Setup of run 1:
Design CONV, start of the top module:
module  CONV(
  input                      clk,
  input                      reset,
  output logic               busy,	
  input                      ready,	
  output logic        [13:0] iaddr,
  input               [7:0]  idata,	
  output logic               ioe,
  output logic               wen_L0,
  output logic               oe_L0,
  output logic        [13:0] addr_L0,
  output logic        [11:0] w_data_L0,
  input               [11:0] r_data_L0,
  output logic               wen_L1,
  output logic               oe_L1,
  output logic        [11:0] addr_L1,
  output logic        [11:0] w_data_L1,
  input               [11:0] r_data_L1,
  output logic               oe_weight,
  output logic        [15:0] addr_weight,
  input  logic signed [7:0]  r_data_weight,
  output logic               wen_L2,
  output logic        [3:0]  addr_L2,
  output logic        [31:0] w_data_L2
  );
For scale: roughly 5,900 cells after synthesis, ~4,000 flip-flops, ~170 I/O pins, roughly 130,000 µm² of cells after synthesis.
==> flow/config.mk <==
export PLATFORM = sky130hd
export DESIGN_NAME = CONV
export DESIGN_NICKNAME = CONV
export VERILOG_FILES = /design/flow/design.v
export SDC_FILE = /design/flow/constraint.sdc
export NUM_CORES = 4
export LEC_CHECK = 0
export CAP_MARGIN = 25
export CORE_MARGIN = 2
export CORE_UTILIZATION = 59
export CTS_CLUSTER_SIZE = 93
export GPL_ROUTABILITY_DRIVEN = 1
export MIN_ROUTING_LAYER = met1
export PLACE_DENSITY_LB_ADDON = 0.18
export SETUP_SLACK_MARGIN = 2.17
export SLEW_MARGIN = 30
export TNS_END_PERCENT = 70
==> flow/constraint.sdc <==
create_clock -name core_clock -period 8.6 [get_ports {clk}]
set_input_delay 1.7200 -clock core_clock [delete_from_list [all_inputs] [get_ports {clk}]]
set_output_delay 1.7200 -clock core_clock [all_outputs]
set_load 0.01 [all_outputs]
run.sh (not shown) runs the stock make flow with config.mk's settings and CLKGATE_MAP_FILE=.
For run 2, these inputs were changed with respect to run 1:
Settings: CTS_CLUSTER_SIZE removed (was 93); PLACE_DENSITY_LB_ADDON removed (was 0.18); MIN_ROUTING_LAYER removed (was met1); SETUP_SLACK_MARGIN changed from 2.17 to 1.41; TNS_END_PERCENT removed (was 70); CAP_MARGIN changed from 25 to 20; PLACE_DENSITY newly set to 0.35; GPL_ROUTABILITY_DRIVEN removed (was 1); CORE_UTILIZATION changed from 59 to 72; CTS_CLUSTER_DIAMETER newly set to 30; SLEW_MARGIN changed from 30 to 20; the clock period (ns, I/O delays scaled along) changed from 8.6 to 5.49.
Results
Run 2 did not run to completion, as it errored out during clock tree synthesis.
Of run 2 and run 1, it is run 2 that has the higher floorplan utilization.
On fraction of the mapped netlist area in compound gates, run 1 and run 2 are basically level.
Reported for run 1 and run 2, post-synthesis adder-cell area fraction turned out identical to the last digit.
Run 2 against run 1: vertical die size fell about 9%; routability-driven placement congestion ratio rose 8.5%.
Of run 2 and run 1, it is run 2 that has the lower area inside the core boundary.
Compared with run 1, in run 2 summed standard-cell area reported by yosys closely matched the old numbers, area of the chip decreased by about 18% relative to the old numbers, number of placement rows decreased by 9.3% relative to the old numbers, post-DP HPWL increased by about 14% relative to the old numbers.
--- input diff run 2..run 3 ---
Settings: setting ABC_AREA to 0 for the first time; changing SLEW_MARGIN from 20 to 10; setting CELL_PAD_IN_SITES_DETAIL_PLACEMENT to 2 for the first time; changing CTS_CLUSTER_DIAMETER from 30 to 354; setting GPL_ROUTABILITY_DRIVEN to 1 for the first time; removing PLACE_DENSITY (formerly 0.35); removing SETUP_SLACK_MARGIN (formerly 1.41); setting TNS_END_PERCENT to 30 for the first time; setting PLACE_DENSITY_LB_ADDON to 0.1 for the first time; changing CORE_UTILIZATION from 72 to 65; changing the clock period (ns, I/O delays scaled along) from 5.49 to 8.0.
## What came out
The log for run 3 ends in detailed placement with error DPL-0033, so the run never completed.
As the logs show, run 2 stopped at clock tree synthesis after a tool error, so it never reached the end of the flow.
As far as fraction of registers with async set/reset goes, run 2 and run 3 are indistinguishable; the numbers are identical.
Going from run 2 to run 3, core footprint grew by more than 10%.
Placement row count in run 3 is 8 above run 2.
Going from run 2 to run 3, area of the chip picked up an extra about 11%; number of register bits inferred by synthesis neither gained nor lost much.
The horizontal extent of the die number comes out higher for run 3 vs run 2.
--- input diff run 3..run 4 ---
Settings: changing SLEW_MARGIN from 10 to 20; changing CORE_UTILIZATION from 65 to 70; removing CTS_CLUSTER_DIAMETER (formerly 354); removing GPL_ROUTABILITY_DRIVEN (formerly 1); setting SETUP_SLACK_MARGIN to 1.41 for the first time; removing PLACE_DENSITY_LB_ADDON (formerly 0.1); removing CELL_PAD_IN_SITES_DETAIL_PLACEMENT (formerly 2); removing TNS_END_PERCENT (formerly 30); removing ABC_AREA (formerly 0); setting CORE_ASPECT_RATIO to 0.5 for the first time; changing the clock period (ns, I/O delays scaled along) from 8.0 to 5.49.
[summary]
Tool error DPL-0033 stopped run 3 during detailed placement; no final results. The final report for run 4 shows a completed flow and a layout that fails verification, specifically negative setup slack. Floorplan core density for run 4 is higher than for run 3. From run 3 to run 4 the numbers moved as follows: site row count lower; post-synthesis instance total comparable; last weighted congestion value of the routability-driven placer went down by 1.3%; height of the die went down about 30%. Run 4 vs. run 3: core area lost 6.9%, overall chip area shows a reduction of about 7%.
### run 4 -> run 5
Settings: an added PLACE_DENSITY_LB_ADDON of 0.2; a deleted CORE_ASPECT_RATIO that had been 0.5; a change of SETUP_SLACK_MARGIN from 1.41 to 1.66; a change of CORE_UTILIZATION from 70 to 72; a change of the clock period (ns, I/O delays scaled along) from 5.49 to 8.8.
--- outcome ---
The number of buffers and inverters on the critical path in run 5 sits 4 below the value recorded for run 4. Run 5: full flow OK, the timing, design-rule and antenna checks passed. Sort run 4 and run 5 by share of total power in combinational logic, descending, and run 4 comes first. | final worst-path cycle share | higher: run 4 |. In run 5 the power in the clock group turned out 30% lower than in run 4. Taking run 4 as the reference, in run 5 I/O pin total level, utilization of the core after routing moved up.
No activity file was given, so power comes from the tool's default toggle rates.
